## Runner2048
module Runner2048 (board_clk, VGA_R, VGA_G, VGA_B, hsync, vsync, clk, blank_n, rst, inputnums);
Settings: LEC_CHECK=0, CAP_MARGIN=20, CORE_MARGIN=2, CORE_UTILIZATION=40, SLEW_MARGIN=20; clock period 8.93 ns.
run.sh (not shown) runs the stock make flow with config.mk's settings and CLKGATE_MAP_FILE=.
The baseline ran to the end with no violations.
==> next run, changes <==
CORE_UTILIZATION = 66   (was 40)
clock period = 7.55 ns   (was 8.93 ns; I/O delays follow)
Effect:
- cell area is lower slightly
- global-route usage is higher by 18 points
- non-clock buffer count is lower by 16
- register-to-register slack is worse by 1.6 ns
- worst hold slack is worse by 0.0092 ns
- count of clock-buffer cells in the layout is lower by 1
- wire length is lower by a few percent
- core utilization is higher by 27 points
- clock skew is lower by 0.015 ns
==> next run, changes <==
CORE_UTILIZATION = 40   (was 66)
SETUP_SLACK_MARGIN = -0.66   (was not set)
clock period = 7.3 ns   (was 7.55 ns; I/O delays follow)
Effect: Count of clock-buffer cells in the layout rises by 4; worst setup slack got worse by 0.21 ns; global-route usage falls by 17 points.

Runner2048 again, from the RTL that the note above started with.
==> flow/config.mk <==
export PLATFORM = sky130hd
export DESIGN_NAME = Runner2048
export DESIGN_NICKNAME = Runner2048
export VERILOG_FILES = /design/flow/design.v
export SDC_FILE = /design/flow/constraint.sdc
export NUM_CORES = 4
export LEC_CHECK = 0
export ABC_AREA = 1
export CAP_MARGIN = 20
export CELL_PAD_IN_SITES_DETAIL_PLACEMENT = 1
export CELL_PAD_IN_SITES_GLOBAL_PLACEMENT = 1
export CORE_MARGIN = 6
export CORE_UTILIZATION = 39
export CTS_CLUSTER_DIAMETER = 152
export GPL_TIMING_DRIVEN = 0
export MIN_ROUTING_LAYER = met2
export PLACE_DENSITY_LB_ADDON = 0.21
export SLEW_MARGIN = 20
export TNS_END_PERCENT = 35
==> flow/constraint.sdc <==
create_clock -name core_clock -period 20.0 [get_ports {board_clk}]
set_input_delay 4.0000 -clock core_clock [delete_from_list [all_inputs] [get_ports {board_clk}]]
set_output_delay 4.0000 -clock core_clock [all_outputs]
set_load 0.01 [all_outputs]
The baseline aborted during global routing (5_1_grt), error GRT-0116.
Change:
==> flow/config.mk (replaced) <==
export PLATFORM = sky130hd
export DESIGN_NAME = Runner2048
export DESIGN_NICKNAME = Runner2048
export VERILOG_FILES = /design/flow/design.v
export SDC_FILE = /design/flow/constraint.sdc
export NUM_CORES = 4
export LEC_CHECK = 0
export CAP_MARGIN = 20
export CORE_MARGIN = 2
export CORE_UTILIZATION = 70
export CTS_CLUSTER_SIZE = 19
export SLEW_MARGIN = 20
==> flow/constraint.sdc (replaced) <==
create_clock -name core_clock -period 4.17 [get_ports {board_clk}]
set_input_delay 0.8340 -clock core_clock [delete_from_list [all_inputs] [get_ports {board_clk}]]
set_output_delay 0.8340 -clock core_clock [all_outputs]
set_load 0.01 [all_outputs]
- The changed run failed in global routing (5_1_grt) on GRT-0232
- synthesized cell count decreases by 26%
- synthesized area is lower by 3.5%
- die size goes down by 48%
Change:
--- a/flow/config.mk
+++ b/flow/config.mk
@@ -8,5 +8,5 @@
 export CAP_MARGIN = 20
 export CORE_MARGIN = 2
-export CORE_UTILIZATION = 70
-export CTS_CLUSTER_SIZE = 19
+export CORE_UTILIZATION = 66
+export SETUP_SLACK_MARGIN = -0.31
 export SLEW_MARGIN = 20
==> flow/constraint.sdc (replaced) <==
create_clock -name core_clock -period 4.49 [get_ports {board_clk}]
set_input_delay 0.8980 -clock core_clock [delete_from_list [all_inputs] [get_ports {board_clk}]]
set_output_delay 0.8980 -clock core_clock [all_outputs]
set_load 0.01 [all_outputs]
What happened: Now the flow completed, yet does not pass: setup timing; die size went up by 6.0%; synthesized area does not change; synthesized cell count is unchanged.

Runner2048 again, from the RTL that the note above started with.
make LEC_CHECK=0 CAP_MARGIN=30 CORE_ASPECT_RATIO=1.33 CORE_MARGIN=2 CORE_UTILIZATION=27 GPL_TIMING_DRIVEN=1 MAX_ROUTING_LAYER=met4 MIN_ROUTING_LAYER=met2 PLACE_DENSITY_LB_ADDON=0.1 SLEW_MARGIN=20 finish   # period 4.47 ns
The first run produced a layout that fails on setup timing.
Edit:
- CAP_MARGIN: 30 -> 20
- CORE_ASPECT_RATIO: 1.33 -> not set
- CORE_UTILIZATION: 27 -> 61
- GPL_TIMING_DRIVEN: 1 -> not set
- MAX_ROUTING_LAYER: met4 -> not set
- MIN_ROUTING_LAYER: met2 -> not set
- PLACE_DENSITY_LB_ADDON: 0.1 -> not set
- SETUP_SLACK_MARGIN: not set -> 2.39
- clock period: 4.47 -> 8.69 ns (I/O delays scaled with it)
The new run went through all stages and came out clean.
Critical path depth shrinks by 5.
Register-to-register slack improved by 3.0 ns.
Synthesized area does not change.
Routed wire length shrinks by 35%.
Global-route usage shrinks by 3.8 points.
Sequential share of layout area grows by 5.4 points.
Count of clock-buffer cells in the layout shrinks by 6.
Edit:
- ABC_AREA: not set -> 1
- CORE_UTILIZATION: 61 -> 72
- CTS_CLUSTER_DIAMETER: not set -> 397
- SETUP_SLACK_MARGIN: 2.39 -> not set
- clock period: 8.69 -> 10.7 ns (I/O delays scaled with it)
The new run completed without violations.
Design area is higher by 2.7%.
Synthesized area is higher by 3.6%.
Worst hold slack gets better by 0.0088 ns.
Critical path depth stays the same.
Count of clock-buffer cells in the layout is lower by 5.
Global-route usage is higher by 9.3 points.
Register-to-register slack gets better by 2.7 ns.
Clock skew is higher by 0.017 ns.
Edit:
- ABC_AREA: 1 -> not set
- CORE_UTILIZATION: 72 -> 70
- CTS_CLUSTER_DIAMETER: 397 -> not set
- SETUP_SLACK_MARGIN: not set -> 1.6
- clock period: 10.7 -> 6.34 ns (I/O delays scaled with it)
Outcome: Non-clock buffer count rose by 174. Hold slack got worse by 0.0089 ns. Wire length fell by a few percent. Count of clock-buffer cells in the layout rose by 3. Setup slack got worse by 3.7 ns.
Edit:
- ABC_AREA: not set -> 1
- CORE_UTILIZATION: 70 -> 72
- CTS_CLUSTER_SIZE: not set -> 80
After rerunning: The changed run ran to the end with no violations; global-route usage increases by 4.0 points; utilization decreases by 2.3 points; clock-buffer cell count decreases by 4; wire length increases by 6.0%; synthesized cell count increases by 36%; register-to-register slack gains 0.14 ns; die area increases by 0.71%; final area decreases by 1.5%.
Edit:
- ABC_AREA: 1 -> not set
- CORE_UTILIZATION: 72 -> 65
- CTS_CLUSTER_SIZE: 80 -> not set
- SETUP_SLACK_MARGIN: 1.6 -> not set
- TNS_END_PERCENT: not set -> 5
- clock period: 6.34 -> 15.5 ns (I/O delays scaled with it)
After rerunning: The new run went through all stages and came out clean. Worst hold slack barely changes. Setup slack improved by 7.3 ns. Core utilization fell by 8.0 points. Cell count fell by 24%. Synthesized cell count shrinks by 26%. Flip-flop count stays the same.

Runner2048 again, from the RTL that the note above started with.
==> flow/design.v (excerpt) <==
module Runner2048 (board_clk, VGA_R, VGA_G, VGA_B, hsync, vsync, clk, blank_n, rst, inputnums);
clock: 20.0 ns
lec_check: 0
abc_area: 1
cap_margin: 20
cell_pad_in_sites_detail_placement: 1
core_margin: 2
core_utilization: 40
min_routing_layer: met2
slew_margin: 20
The baseline stopped in 5_1_grt with GRT-0116.
Change:
- ABC_AREA: 1 -> default
- CELL_PAD_IN_SITES_DETAIL_PLACEMENT: 1 -> default
- MIN_ROUTING_LAYER: met2 -> default
- clock period: 20.0 -> 7.3 ns (I/O delays scaled with it)
What happened: With this change the flow passed the timing, design-rule and antenna checks; die size decreases by a few percent; synthesized area decreases by a few percent; synthesized cell count decreases by a quarter to a third.
Change:
- CORE_UTILIZATION: 40 -> 66
- clock period: 7.3 -> 4.44 ns (I/O delays scaled with it)
Result:
- The new run finished but fails on negative setup slack
- via count went up by 17%
- area after synthesis is unchanged

run A:
Starting RTL as in the previous note.
clock: 4.88 ns
lec_check: 0
abc_area: 1
cap_margin: 20
core_margin: 2
core_utilization: 70
cts_cluster_diameter: 254
max_routing_layer: met4
place_density_lb_addon: 0.11
setup_slack_margin: 1.28
slew_margin: 20
FAIL run A @ 5_1_grt: tool exited with error
#### Input delta (run C over run A)
# run A
export LEC_CHECK = 0
export ABC_AREA = 1
export CAP_MARGIN = 20
export CORE_MARGIN = 2
export CORE_UTILIZATION = 70
export CTS_CLUSTER_DIAMETER = 254
export MAX_ROUTING_LAYER = met4
export PLACE_DENSITY_LB_ADDON = 0.11
export SETUP_SLACK_MARGIN = 1.28
export SLEW_MARGIN = 20
create_clock -name core_clock -period 4.88 [get_ports {board_clk}]
# run C
export LEC_CHECK = 0
export ABC_AREA = 1
export CAP_MARGIN = 20
export CORE_MARGIN = 2
export CORE_UTILIZATION = 66
export CTS_CLUSTER_DIAMETER = 256
export SLEW_MARGIN = 20
create_clock -name core_clock -period 4.22 [get_ports {board_clk}]
Findings:
Number of placed cells counting well taps of run C exceeds that of run A by a few percent.
Status run C: flow complete, layout not clean - negative setup slack
Starting density of the core in run C is 4.3 points below run A.
Reported for run C and run A, area of the synthesized netlist per yosys stat turned out identical to the last digit.
Reported for run C and run A, total I/O pin count turned out identical to the last digit.
Die span in x went up by a few percent going from run A to run C.
The post-cts sizing count in run C sits 511 below the value recorded for run A.
Last weighted congestion value of the routability-driven placer, run C vs run A: down by more than 10%
Going from run A to run C, the die area was enlarged.
Half-perimeter wire length after placement on run C is up relative to run A.
The post-CTS repair timing setup buffer count reported for run C is smaller than that of run A by 104.

Setup of run 1:
Runner2048 again, from the RTL that the note above started with.
Settings: LEC_CHECK=0, ABC_AREA=0, CAP_MARGIN=5, CELL_PAD_IN_SITES_DETAIL_PLACEMENT=2, CELL_PAD_IN_SITES_GLOBAL_PLACEMENT=1, CORE_ASPECT_RATIO=0.64, CORE_MARGIN=2, CORE_UTILIZATION=40, CTS_CLUSTER_DIAMETER=334, GPL_ROUTABILITY_DRIVEN=1, GPL_TIMING_DRIVEN=0, HOLD_SLACK_MARGIN=0.23, MAX_ROUTING_LAYER=met4, MIN_ROUTING_LAYER=met2, SETUP_SLACK_MARGIN=2.13, SLEW_MARGIN=40, TNS_END_PERCENT=40; clock period 20.0 ns.
Run 1 failed in global routing (5_1_grt) with GRT-0116.
### run 1 -> run 2
- SETUP_SLACK_MARGIN now 1.28, was 2.13
- TNS_END_PERCENT no longer set, was 40
- CORE_ASPECT_RATIO no longer set, was 0.64
- SLEW_MARGIN now 20, was 40
- GPL_TIMING_DRIVEN no longer set, was 0
- CTS_CLUSTER_DIAMETER no longer set, was 334
- HOLD_SLACK_MARGIN no longer set, was 0.23
- CELL_PAD_IN_SITES_GLOBAL_PLACEMENT no longer set, was 1
- CAP_MARGIN now 20, was 5
- CELL_PAD_IN_SITES_DETAIL_PLACEMENT no longer set, was 2
- ABC_AREA no longer set, was 0
- GPL_ROUTABILITY_DRIVEN no longer set, was 1
- MIN_ROUTING_LAYER no longer set, was met2
- CORE_UTILIZATION now 70, was 40
- the clock period (ns, I/O delays scaled along) now 4.88, was 20.0
Findings:
- In run 2 the implementation ran to completion but is not tape-out ready, as the final checks report negative setup slack.
- Summary — standard cell area after detailed placement, run 2 relative to run 1: higher, by 1000 um2.
- Diff run 1..run 2 | count of cell types in the netlist | unchanged
- Going from run 1 to run 2, cell row count shrinks by 6.
- Comparing CTS buffer count for run 1 and run 2, the smaller number came from run 2.
- The cell resize tally after clock tree synthesis in run 2 sits 227 above the value recorded for run 1.
- Compare run 1 and run 2 | chip area higher: run 1
- On run 2: number of placed instances with taps included is about 9% lower than what run 1 gave.
- Run 2 vs. run 1: post-placement setup slack now sits lower, number of buffers inserted by post-CTS setup repair climbed 112.
- Summary — core region area, run 2 relative to run 1: lower, by about 43%.
Edits applied to the flow inputs when going from run 2 to run 3:
- SETUP_SLACK_MARGIN changed from 1.28 to 1.22
- CORE_UTILIZATION changed from 70 to 65
- MAX_ROUTING_LAYER removed (was met4)
- the clock period (ns, I/O delays scaled along) changed from 4.88 to 4.82
[summary]
Per the final summary, run 3 finished and its layout is clean on timing, DRC and antenna.
Going from run 2 to run 3, post-layout utilization of the core went down by 6.0 points, final instance count without filler cells saw an increase, worst slack at placement shows a reduction of 130 ps.
Against run 2, run 3 comes in 35 lower on number of diodes.
Run 3 ends up with a clock skew that is 3.5 ps higher than in run 2.
Multi-input logic area delta for run 3 relative to run 2: about 0.46% higher
Compared with run 2, run 3 shows a lower largest net degree at the start of global routing.
Modified inputs, run 4 compared to run 3
- CORE_UTILIZATION: 65 -> 16
- SETUP_SLACK_MARGIN: 1.22 -> unset
- the clock period (ns, I/O delays scaled along): 4.82 -> 25.1
[summary]
Going from run 3 to run 4, final layout net count went down by about 9%; worst hold slack went down by 6.9 ps. Compare run 4 and run 3 | last weighted congestion value of the routability-driven placer lower: run 4. NOTE: number of buffers outside the clock class in the layout in run 4 falls short of that of run 3.
